==> inputs of v30 <==
Design mips, start of the top module:
module mips(clk, rstb, mem_wr_data, mem_addr, mem_rd_data, mem_wr_ena, PC);
clock: 23.0 ns
lec_check: 0
cap_margin: 20
cell_pad_in_sites_global_placement: 3
core_aspect_ratio: 0.94
core_margin: 2
core_utilization: 40
gpl_timing_driven: 0
max_routing_layer: met5
place_density_lb_addon: 0.3
setup_slack_margin: 1.09
slew_margin: 25
tns_end_percent: 35
run.sh (not shown) runs the stock make flow with config.mk's settings and CLKGATE_MAP_FILE=.
==> v25 (differences from v30) <==
==> flow/config.mk (replaced) <==
export PLATFORM = sky130hd
export DESIGN_NAME = mips
export DESIGN_NICKNAME = mips
export VERILOG_FILES = /design/flow/design.v
export SDC_FILE = /design/flow/constraint.sdc
export NUM_CORES = 4
export LEC_CHECK = 0
export CAP_MARGIN = 20
export CORE_MARGIN = 2
export CORE_UTILIZATION = 58
export SETUP_SLACK_MARGIN = 1.87
export SLEW_MARGIN = 20
export TNS_END_PERCENT = 5
==> flow/constraint.sdc (replaced) <==
create_clock -name core_clock -period 7.19 [get_ports {clk}]
set_input_delay 1.4380 -clock core_clock [delete_from_list [all_inputs] [get_ports {clk}]]
set_output_delay 1.4380 -clock core_clock [all_outputs]
set_load 0.01 [all_outputs]
==> qor summary <==
metric	v25	v30
Status	failed layout checks	complete, no violations
Reasons for failing layout checks	negative setup slack	-
Maximum number of pins on one net before global-route repair	124	42
Standard cell area after detailed placement	110000 um^2	106000 um^2
Maximum cell stage delay along the critical path	0.63 ns	0.86 ns
DP Wirelength	305000 um	373000 um
Total wire length	428000 um	480000 um
Worst-path fanout max	6	12
Placement Setup Slack	-4.42 ns	7.54 ns
DR WL met3	47400 um	37100 um
Clock network fraction of design power	23.0%	25.8%
Number of buffers added by the clock tree synthesis step	103	118
DR vias/cell	7.36	6.63
Clock Network Area Fraction	3.03%	3.54%
Antenna fix cells	20	13
Metal-1 WL	132000 um	177000 um


==> run a <==
Starting RTL as in the previous note.
clock: 12.6 ns
lec_check: 0
cap_margin: 20
cell_pad_in_sites_detail_placement: 2
core_aspect_ratio: 1.01
core_margin: 2
core_utilization: 28
cts_cluster_size: 40
max_routing_layer: met4
place_density_lb_addon: 0.27
setup_slack_margin: 2.11
slew_margin: 20
tns_end_percent: 10
==> run b: changes against run a <==
Settings changed: CORE_ASPECT_RATIO 1.01 to 0.69, CORE_MARGIN 2 to 6, CORE_UTILIZATION 28 to 56, CTS_CLUSTER_DIAMETER set to 262, CTS_CLUSTER_SIZE 40 to 47, MAX_ROUTING_LAYER met4 to not set, PLACE_DENSITY_LB_ADDON 0.27 to not set, SETUP_SLACK_MARGIN 2.11 to not set, SLEW_MARGIN 20 to 30, TNS_END_PERCENT 10 to 20.
==> flow/constraint.sdc (replaced) <==
create_clock -name core_clock -period 7.87 [get_ports {clk}]
set_input_delay 1.5740 -clock core_clock [delete_from_list [all_inputs] [get_ports {clk}]]
set_output_delay 1.5740 -clock core_clock [all_outputs]
set_load 0.01 [all_outputs]
==> run c: changes against run a <==
Settings changed: CELL_PAD_IN_SITES_DETAIL_PLACEMENT 2 to not set, CORE_ASPECT_RATIO 1.01 to not set, CORE_UTILIZATION 28 to 66, CTS_CLUSTER_SIZE 40 to not set, MAX_ROUTING_LAYER met4 to not set, PLACE_DENSITY_LB_ADDON 0.27 to not set, SETUP_SLACK_MARGIN 2.11 to not set, TNS_END_PERCENT 10 to not set.
==> flow/constraint.sdc (replaced) <==
create_clock -name core_clock -period 10.4 [get_ports {clk}]
set_input_delay 2.0800 -clock core_clock [delete_from_list [all_inputs] [get_ports {clk}]]
set_output_delay 2.0800 -clock core_clock [all_outputs]
set_load 0.01 [all_outputs]
==> results.sh <==
# implementation run metrics
export IMPL_status="did not finish"
export IMPL_flow_stopped_at="3_5_place_dp"
export IMPL_error_line="[ERROR DPL-0033] detailed placement checks failed during check placement."
export IMPL_core_area_um2=172000
export IMPL_gp_congestion=1.12
export IMPL_rows=126
export IMPL_fp_dieW_um=515
export IMPL_ys_async_sr_fraction_pct=0
export IMPL_die_area_um2=185000
export IMPL_die_h_um=359
export IMPL_initCoreUtil_pct=56.8
-- figures above: run b

==> results.sh <==
# implementation run metrics
export IMPL_status="did not finish"
export IMPL_flow_stopped_at="5_1_grt"
export IMPL_error_line="[ERROR GRT-0116] Global routing finished with congestion. Check the congestion regions in the DRC Viewer."
export IMPL_ys_async_sr_fraction_pct=0
export IMPL_die_area_um2=151000
export IMPL_initCoreUtil_pct=66.4
export IMPL_fp_dieW_um=389
export IMPL_muxShareOfSynthArea_pct=19.6
export IMPL_simple_gate_share_pct=12.9
export IMPL_top_cell="ha_1"
export IMPL_core_area_um2=147000
export IMPL_gp_congestion=1.13
-- figures above: run c

==> results.sh <==
# yosys + openroad results
export IMPL_route_met2_wl_um=238000
export IMPL_ys_async_sr_fraction_pct=0
export IMPL_rows=218
export IMPL_core_area_um2=349000
export IMPL_worstMarginPinSlew_ns=1.24
export IMPL_clkSinkCount=1198
export IMPL_port_buffers=130
export IMPL_required_ns=13.27
export IMPL_status="finished clean"
export IMPL_worstHoldStart="InstReg[15]"
export IMPL_fp_dieW_um=592
export IMPL_initCoreUtil_pct=28.1
-- figures above: run a



==> 04-13 <==
Starting RTL as in the previous note.
Settings: LEC_CHECK=0, CAP_MARGIN=40, CELL_PAD_IN_SITES_DETAIL_PLACEMENT=1, CORE_ASPECT_RATIO=0.74, CORE_MARGIN=7, CORE_UTILIZATION=19, CTS_CLUSTER_DIAMETER=216, CTS_CLUSTER_SIZE=79, GPL_ROUTABILITY_DRIVEN=1, GPL_TIMING_DRIVEN=0, HOLD_SLACK_MARGIN=0.11, MAX_ROUTING_LAYER=met4, MIN_ROUTING_LAYER=met2, PLACE_DENSITY_LB_ADDON=0.08, SETUP_SLACK_MARGIN=1.83, SLEW_MARGIN=5, TNS_END_PERCENT=80; clock period 7.24 ns.
==> 02-15 (differences from 04-13) <==
- ABC_AREA: unset -> 1
- CAP_MARGIN: 40 -> 20
- CELL_PAD_IN_SITES_DETAIL_PLACEMENT: 1 -> unset
- CORE_ASPECT_RATIO: 0.74 -> unset
- CORE_MARGIN: 7 -> 2
- CORE_UTILIZATION: 19 -> 72
- CTS_CLUSTER_DIAMETER: 216 -> 373
- CTS_CLUSTER_SIZE: 79 -> 42
- GPL_ROUTABILITY_DRIVEN: 1 -> unset
- GPL_TIMING_DRIVEN: 0 -> unset
- HOLD_SLACK_MARGIN: 0.11 -> unset
- MAX_ROUTING_LAYER: met4 -> unset
- MIN_ROUTING_LAYER: met2 -> unset
- PLACE_DENSITY: unset -> 0.65
- PLACE_DENSITY_LB_ADDON: 0.08 -> unset
- SETUP_SLACK_MARGIN: 1.83 -> unset
- TNS_END_PERCENT: 80 -> unset
==> flow/constraint.sdc (replaced) <==
create_clock -name core_clock -period 5.23 [get_ports {clk}]
set_input_delay 1.0460 -clock core_clock [delete_from_list [all_inputs] [get_ports {clk}]]
set_output_delay 1.0460 -clock core_clock [all_outputs]
set_load 0.01 [all_outputs]
==> ci_impl_report.md <==
### Yosys + OpenROAD results

| Metric | Value |
|---|---|
| Status | aborted with a tool error |
| Fail Step | global routing |
| Tool error | [ERROR GRT-0116] Global routing finished with congestion. Check the congestion regions in the DRC Viewer. |
| Top cells by area | edfxtp_1 (31%), ha_1 (22%), mux4_2 (16%) |
| Met1 GRT Util | 0% |
| Post-synthesis compound-gate area fraction | 6.523% |
| Yosys cell count | 8389 |
| Unique cell types | 121 |
| Adders+Majority by Area | 22.73% |
| Overflow after GRT | 11 |
| Cts bufs inserted | 19 |
| Top cells by count | ha_1 (1760), nor2_1 (1396), edfxtp_1 (1024) |
| Placed cells | 15850 |
| Yosys simple share | 12.87% |
| Mapped Area | 0.09792 mm² |
| Die Span Y | 631.5 µm |
the above is filed under 04-13

==> ci_impl_report.md <==
### Yosys + OpenROAD results

| Metric | Value |
|---|---|
| Top cells by count | nor2_1 (2182), ha_1 (1760), o21ai_0 (1224) |
| Placed cells | 13560 |
| Post-synthesis compound-gate area fraction | 16.67% |
| Fail Step | global routing |
| Adders+Majority by Area | 23.02% |
| Yosys cell count | 11130 |
| Post-CTS Hold Fix Bufs | 0 |
| Unique cell types | 80 |
| Gates resized, CTS repair | 1483 |
| Top cells by area | edfxtp_1 (32%), ha_1 (23%), nor2_1 (8.6%) |
| Die Span Y | 368.5 µm |
| Mapped Area | 0.09567 mm² |
| Status | aborted with a tool error |
| Met1 GRT Util | 84.22% |
| Tool error | [ERROR GRT-0116] Global routing finished with congestion. Check the congestion regions in the DRC Viewer. |
| Overflow after GRT | 2973 |
the above is filed under 02-15



==> trial 47: inputs <==
Starting RTL as in the previous note.
Settings: LEC_CHECK=0, CAP_MARGIN=20, CORE_MARGIN=2, CORE_UTILIZATION=72, PLACE_DENSITY=0.65, SLEW_MARGIN=20; clock period 7.71 ns.
==> build 86 (differences from trial 47) <==
- ABC_AREA: default -> 1
- CTS_CLUSTER_SIZE: default -> 90
- SLEW_MARGIN: 20 -> 40
==> flow/constraint.sdc (replaced) <==
create_clock -name core_clock -period 5.23 [get_ports {clk}]
set_input_delay 1.0460 -clock core_clock [delete_from_list [all_inputs] [get_ports {clk}]]
set_output_delay 1.0460 -clock core_clock [all_outputs]
set_load 0.01 [all_outputs]
==> trial 59 (differences from trial 47) <==
- CAP_MARGIN: 20 -> 15
- CORE_ASPECT_RATIO: default -> 0.74
- CORE_UTILIZATION: 72 -> 70
- CTS_CLUSTER_DIAMETER: default -> 74
- CTS_CLUSTER_SIZE: default -> 34
- GPL_TIMING_DRIVEN: default -> 1
- PLACE_DENSITY: 0.65 -> default
- SETUP_SLACK_MARGIN: default -> 0.86
- TNS_END_PERCENT: default -> 65
==> flow/constraint.sdc (replaced) <==
create_clock -name core_clock -period 7.33 [get_ports {clk}]
set_input_delay 1.4660 -clock core_clock [delete_from_list [all_inputs] [get_ports {clk}]]
set_output_delay 1.4660 -clock core_clock [all_outputs]
set_load 0.01 [all_outputs]
==> trial 21 (differences from trial 47) <==
- ABC_AREA: default -> 1
- CAP_MARGIN: 20 -> 40
- CELL_PAD_IN_SITES_GLOBAL_PLACEMENT: default -> 3
- CORE_UTILIZATION: 72 -> 61
- CTS_CLUSTER_SIZE: default -> 56
- GPL_ROUTABILITY_DRIVEN: default -> 0
- MIN_ROUTING_LAYER: default -> met1
- PLACE_DENSITY: 0.65 -> default
- PLACE_DENSITY_LB_ADDON: default -> 0.18
- TNS_END_PERCENT: default -> 5
==> flow/constraint.sdc (replaced) <==
create_clock -name core_clock -period 18.2 [get_ports {clk}]
set_input_delay 3.6400 -clock core_clock [delete_from_list [all_inputs] [get_ports {clk}]]
set_output_delay 3.6400 -clock core_clock [all_outputs]
set_load 0.01 [all_outputs]
==> results <==
Trial 47 never finished: it broke off in global routing with GRT-0116. Build 86 died in global routing on GRT-0116. Trial 59 failed in global routing with GRT-0116. Trial 21 aborted during global placement without I/O (FLW-0024).
Die size: trial 21 is larger than trial 47 (about 15%).
In trial 59 the synthesized cell count is lower than in build 86, by about 25%.
Against trial 21, the area after synthesis of trial 59 is larger by about 2.3%.
==> figures <==
item                                                                    trial 47                      trial 21                 build 86                trial 59
Routability congestion estimate                                             1.15                             -                     1.19                    1.23
Height of the chip                                                        373 um                        400 um                   369 um                  326 um
PostCTS Resize Cnt                                                          1225                             -                      581                    1056
Leading cell type by number of instances after synthesis   sky130_fd_sc_hd__ha_1       sky130_fd_sc_hd__nor2_1  sky130_fd_sc_hd__nor2_1   sky130_fd_sc_hd__ha_1
H-tree depth                                                                   3                             -                        3                       2
Yosys simple share                                                         0.129                         0.191                    0.191                   0.129
Area of the placeable core                                            135000 um2                    156000 um2               132000 um2              139000 um2
Result of the run                                         stopped before the end        stopped before the end   stopped before the end  stopped before the end
Last stage reached                                                global routing  global placement without I/O           global routing          global routing
Number of standard cells reported by yosys                                  8389                         11100                    11100                    8389
Placed cell count                                                          10600                             -                    13600                   10800
Count of hold buffers inserted by post-cts repair                              0                             -                        0                       0
Net count of the mapped netlist                                            10200                         12900                    12900                   10200
Number of buffers inserted during clock tree synthesis                       109                             -                      111                      43


==> wip/pepper: inputs <==
mips again, from the RTL that the note above started with.
Settings: LEC_CHECK=0, CAP_MARGIN=15, CORE_ASPECT_RATIO=0.74, CORE_MARGIN=7, CORE_UTILIZATION=25, CTS_CLUSTER_DIAMETER=74, CTS_CLUSTER_SIZE=79, GPL_ROUTABILITY_DRIVEN=0, GPL_TIMING_DRIVEN=1, HOLD_SLACK_MARGIN=0.11, PLACE_DENSITY_LB_ADDON=0.08, SLEW_MARGIN=0, TNS_END_PERCENT=80; clock period 7.24 ns.
==> wip/cedar: changes against wip/pepper <==
CAP_MARGIN = 20   (was 15)
CORE_ASPECT_RATIO = not set   (was 0.74)
CORE_MARGIN = 2   (was 7)
CORE_UTILIZATION = 66   (was 25)
CTS_CLUSTER_DIAMETER = not set   (was 74)
CTS_CLUSTER_SIZE = not set   (was 79)
GPL_ROUTABILITY_DRIVEN = not set   (was 0)
GPL_TIMING_DRIVEN = not set   (was 1)
HOLD_SLACK_MARGIN = not set   (was 0.11)
PLACE_DENSITY_LB_ADDON = not set   (was 0.08)
SLEW_MARGIN = 20   (was 0)
TNS_END_PERCENT = not set   (was 80)
==> flow/constraint.sdc (replaced) <==
create_clock -name core_clock -period 10.5 [get_ports {clk}]
set_input_delay 2.1000 -clock core_clock [delete_from_list [all_inputs] [get_ports {clk}]]
set_output_delay 2.1000 -clock core_clock [all_outputs]
set_load 0.01 [all_outputs]
==> summary.txt <==
run results: met1 usage 75.8%, status did not finish, Tool Error [ERROR GRT-0116] Global routing finished with congestion. Check the congestion regions in the DRC Viewer., GRT Total Usage 72.4%, Place WS -1.32 ns, met2 Usage GRT 88.3%, stage reached global routing, global route overflow 71, Resize count post-CTS 299
-- figures above: wip/cedar

==> summary.txt <==
run metrics: status finished with violations, Setup WS post-layout -4.03 ns, Resize count post-CTS 146, met2 Usage GRT 39.1%, GRT Total Usage 24.4%, final std cells w/o fill 14700, met1 usage around a third, Place WS -5.08 ns, violated layout checks setup timing, Final Setup Violations 64
-- figures above: wip/pepper



==> trial 70: inputs <==
mips again, from the RTL that the note above started with.
clock: 5.34 ns
lec_check: 0
abc_area: 1
cap_margin: 15
core_aspect_ratio: 0.74
core_margin: 2
core_utilization: 72
cts_cluster_diameter: 74
cts_cluster_size: 79
gpl_timing_driven: 1
hold_slack_margin: 0.11
setup_slack_margin: 1.04
slew_margin: 10
tns_end_percent: 85
==> build 8: changes against trial 70 <==
Settings changed: ABC_AREA 1 to default, CAP_MARGIN 15 to 20, CORE_ASPECT_RATIO 0.74 to default, CORE_UTILIZATION 72 to 58, CTS_CLUSTER_DIAMETER 74 to default, CTS_CLUSTER_SIZE 79 to default, GPL_TIMING_DRIVEN 1 to default, HOLD_SLACK_MARGIN 0.11 to default, PLACE_DENSITY from default to 0.6, SETUP_SLACK_MARGIN 1.04 to default, SLEW_MARGIN 10 to 20, TNS_END_PERCENT 85 to default.
==> flow/constraint.sdc (replaced) <==
create_clock -name core_clock -period 8.99 [get_ports {clk}]
set_input_delay 1.7980 -clock core_clock [delete_from_list [all_inputs] [get_ports {clk}]]
set_output_delay 1.7980 -clock core_clock [all_outputs]
set_load 0.01 [all_outputs]
==> trial 37: changes against trial 70 <==
Settings changed: ABC_AREA 1 to default, CAP_MARGIN 15 to 20, CORE_ASPECT_RATIO 0.74 to default, CORE_UTILIZATION 72 to 58, CTS_CLUSTER_DIAMETER 74 to default, CTS_CLUSTER_SIZE 79 to default, GPL_TIMING_DRIVEN 1 to default, HOLD_SLACK_MARGIN 0.11 to default, PLACE_DENSITY from default to 0.6, SETUP_SLACK_MARGIN 1.04 to 1.35, SLEW_MARGIN 10 to 20, TNS_END_PERCENT 85 to 5.
==> flow/constraint.sdc (replaced) <==
create_clock -name core_clock -period 7.25 [get_ports {clk}]
set_input_delay 1.4500 -clock core_clock [delete_from_list [all_inputs] [get_ports {clk}]]
set_output_delay 1.4500 -clock core_clock [all_outputs]
set_load 0.01 [all_outputs]
==> summary of the runs <==
- Trial 70 stopped in global routing (GRT-0116). Build 8 finished with setup timing left. Trial 37 ran to the end with violations: setup timing.
- Between build 8 and trial 37, the lower critical path depth is in build 8 (gap 8).
- Die size: trial 37 is larger than trial 70 (about 27%).
- Between build 8 and trial 37, the lower clock power is in build 8 (gap 15%, measured against trial 37).
- Against trial 37, the synthesized area of trial 70 is lower by about 2.3%.
- Against trial 37, the routed wire length of build 8 is higher by 3.1%.
- Of build 8 and trial 37, trial 37 has the higher sequential share of layout area (gap 0.68 points).
- Of trial 37 and build 8, trial 37 has the higher non-clock buffer count (gap 211).
- Sequential cell count is the same in trial 37 and build 8.
- Between trial 37 and build 8, the lower register-to-register slack is in trial 37 (gap 1800 ps).
- Against build 8, the worst hold slack of trial 37 is lower by 47 ps.
- Count of clock-buffer cells in the layout: build 8 is lower than trial 37 (8).
==> figures <==
metric	trial 70	trial 37	build 8
Post-synthesis cell type with the largest instance count	nor2_1	ha_1	ha_1
WP data required	-	7900 ps	9640 ps
Setup crit end kind	-	register	register
Post-route clock period utilization	-	154%	124%
Total buffers and inverters traversed by the critical path	-	11	7
Die ar.	0.136 mm^2	0.172 mm^2	0.172 mm^2
Seq. pwr	-	8.10 mW	6.57 mW
Result of the run	aborted with a tool error	finished with violations	finished with violations
Last stage reached	global routing	-	-
Reasons for failing layout checks	-	setup timing	setup timing
Average vias per placed instance	-	7.32	7.53
Logic area	-	0.0640 mm^2	0.0680 mm^2
Logic power comb	-	11.5 mW	9.60 mW
Routed met1 length	-	133000 um	135000 um
Leak Pwr	-	46.1 nW	44.7 nW
Fraction of standard cell area in multi-input logic	-	55.4%	57.6%
Kind of critical path	-	register to register	register to register
Width of the chip	428 um	415 um	415 um
Final WS setup	-	-3940 ps	-2160 ps
Endpoint of the worst-slack reg-to-reg timing path	-	PC[10]	PC[6]
Die extent in y	318 um	415 um	415 um
Final total power	-	25.4 mW	21.1 mW
Worst path depth	-	62	54
Pre-CTS WS	-6610 ps	-4630 ps	-2520 ps
Number of DRC markers after the initial detailed-route iteration	-	10.9k	11.9k
No activity file was given, so power comes from the tool's default toggle rates.
